## run 1
## cpu_core
module cpu_core (
    input  wire        clk,
    input  wire        rst_n,
    output reg         bus_valid,
    output reg         bus_write,
    output reg  [18:0] bus_addr,
    output reg  [18:0] bus_wdata,
    input  wire [18:0] bus_rdata
);
==> flow/config.mk <==
export PLATFORM = sky130hd
export DESIGN_NAME = cpu_core
export DESIGN_NICKNAME = cpu_core
export VERILOG_FILES = /design/flow/design.v
export SDC_FILE = /design/flow/constraint.sdc
export NUM_CORES = 4
export LEC_CHECK = 0
export CAP_MARGIN = 20
export CORE_MARGIN = 2
export CORE_UTILIZATION = 70
export CTS_CLUSTER_DIAMETER = 335
export CTS_CLUSTER_SIZE = 37
export PLACE_DENSITY = 0.65
export SLEW_MARGIN = 20
export TNS_END_PERCENT = 5
==> flow/constraint.sdc <==
create_clock -name core_clock -period 40.6 [get_ports {clk}]
set_input_delay 8.1200 -clock core_clock [delete_from_list [all_inputs] [get_ports {clk}]]
set_output_delay 8.1200 -clock core_clock [all_outputs]
set_load 0.01 [all_outputs]
run.sh (not shown) runs the stock make flow with config.mk's settings and CLKGATE_MAP_FILE=.
The log for run 1 ends in 5_1_grt with error GRT-0232, so the run never completed.
Input-level comparison between run 2 and run 1:
diff --git a/flow/config.mk b/flow/config.mk
--- a/flow/config.mk
+++ b/flow/config.mk
@@ -10,4 +10 @@
-export CORE_UTILIZATION = 70
-export CTS_CLUSTER_DIAMETER = 335
-export CTS_CLUSTER_SIZE = 37
-export PLACE_DENSITY = 0.65
+export CORE_UTILIZATION = 40
@@ -15 +11,0 @@
-export TNS_END_PERCENT = 5
==> flow/constraint.sdc <==
create_clock -name core_clock -period 45.0 [get_ports {clk}]
set_input_delay 9.0000 -clock core_clock [delete_from_list [all_inputs] [get_ports {clk}]]
set_output_delay 9.0000 -clock core_clock [all_outputs]
set_load 0.01 [all_outputs]
Notes after the runs:
Run 2 has completed all stages; timing, DRC and antenna checks passed.
FAIL run 1 @ 5_1_grt: tool exited with error
In run 2 the area inside the core boundary turned out about 80% higher than in run 1.
Of run 2 and run 1, the run reporting the higher placed cell count was run 2.
Run 2 vs. run 1: total placed instance area shows a reduction of about 7%, worst-case setup slack after placement shows an increase of 270 ps.
Min number of placement rows across run 2 and run 1: run 1
Compared to run 1, run 2 has die area 73% higher.
The inputs of run 3 differ from those of run 2 as listed below.
diff --git a/flow/config.mk b/flow/config.mk
--- a/flow/config.mk
+++ b/flow/config.mk
@@ -7,0 +8 @@
+export ABC_AREA = 1
@@ -9,2 +10,7 @@
-export CORE_MARGIN = 2
-export CORE_UTILIZATION = 40
+export CELL_PAD_IN_SITES_GLOBAL_PLACEMENT = 2
+export CORE_MARGIN = 9
+export CORE_UTILIZATION = 69
+export CTS_CLUSTER_SIZE = 64
+export GPL_ROUTABILITY_DRIVEN = 0
+export MIN_ROUTING_LAYER = met1
+export PLACE_DENSITY = 0.49
@@ -11,0 +18 @@
+export TNS_END_PERCENT = 30
[summary]
Run 3 did not make it past 3_1_place_gp_skip_io, where a tool error ended it. Mux share of post-synthesis cell area: run 3 vs run 2 down 9.6 points. Run 2 → run 3: synthesized-area fraction occupied by and/or/nand/nor cells went up by 9.6 points, number of distinct library cell variants in the gate-level netlist after synthesis shows a reduction of 34.
Input-level comparison between run 4 and run 3:
==> flow/config.mk <==
export PLATFORM = sky130hd
export DESIGN_NAME = cpu_core
export DESIGN_NICKNAME = cpu_core
export VERILOG_FILES = /design/flow/design.v
export SDC_FILE = /design/flow/constraint.sdc
export NUM_CORES = 4
export LEC_CHECK = 0
export CAP_MARGIN = 5
export CORE_MARGIN = 3
export CORE_UTILIZATION = 59
export GPL_ROUTABILITY_DRIVEN = 0
export HOLD_SLACK_MARGIN = 0.3
export PLACE_DENSITY_LB_ADDON = 0.07
export SETUP_SLACK_MARGIN = 3.52
export SLEW_MARGIN = 20
export TNS_END_PERCENT = 95
==> comparison <==
- Run 4 reached the end of the flow, and the finished layout is clean on the timing, design-rule and antenna checks.
- Looking at count of standard-cell rows, run 4 sits above run 3.
- Against run 3, run 4 reports a simple-gate area share of the yosys netlist that is lower.
- Compared run 4 vs run 3, and Yosys chip area is up in run 4.
- Looking at fraction of synthesized area in multiplexers, run 4 sits 9.6 points above run 3.
- Higher total standard cell area after synthesis among run 3 and run 4: run 4
- Synthesized cell count (run 4 over run 3): decrease, about 17%
- The main kind of combinational logic by area comes out simple AND/OR/NAND/NOR gates in one run and adder cells in the other, namely in run 3 and run 4 respectively.
- Post-synthesis register bit count, run 3 and run 4, lower one = run 4.
- Run 4: xor/xnor share of the synthesized area 0.27 points below run 3
- Run 4: async set-or-reset flop fraction in the synthesized netlist 0.51 points above run 3
- Area inside the core boundary (run 4 vs. run 3) increases by more than 10%
Edits applied to the flow inputs when going from run 4 to run 5:
diff --git a/flow/config.mk b/flow/config.mk
--- a/flow/config.mk
+++ b/flow/config.mk
@@ -9 +9,4 @@
-export CORE_MARGIN = 3
+export CELL_PAD_IN_SITES_DETAIL_PLACEMENT = 2
+export CELL_PAD_IN_SITES_GLOBAL_PLACEMENT = 1
+export CORE_ASPECT_RATIO = 1.13
+export CORE_MARGIN = 10
@@ -11,2 +14,5 @@
-export GPL_ROUTABILITY_DRIVEN = 0
-export HOLD_SLACK_MARGIN = 0.3
+export CTS_CLUSTER_DIAMETER = 206
+export GPL_ROUTABILITY_DRIVEN = 1
+export GPL_TIMING_DRIVEN = 0
+export HOLD_SLACK_MARGIN = 0.2
+export MIN_ROUTING_LAYER = met2
@@ -16 +22 @@
-export TNS_END_PERCENT = 95
+export TNS_END_PERCENT = 5
Notes after the runs:
Status(run 5) = ERROR, stage = 3_5_place_dp
From run 4 to run 5 the numbers moved as follows: number of register bits inferred by synthesis was more or less identical, area figure in the yosys stat output did not really move, number of standard-cell rows in the floorplan saw an increase.
Row horizontal extent of the die: run 5 higher / run 4 lower
For the die area, run 5 came in about 13% higher than run 4 did.
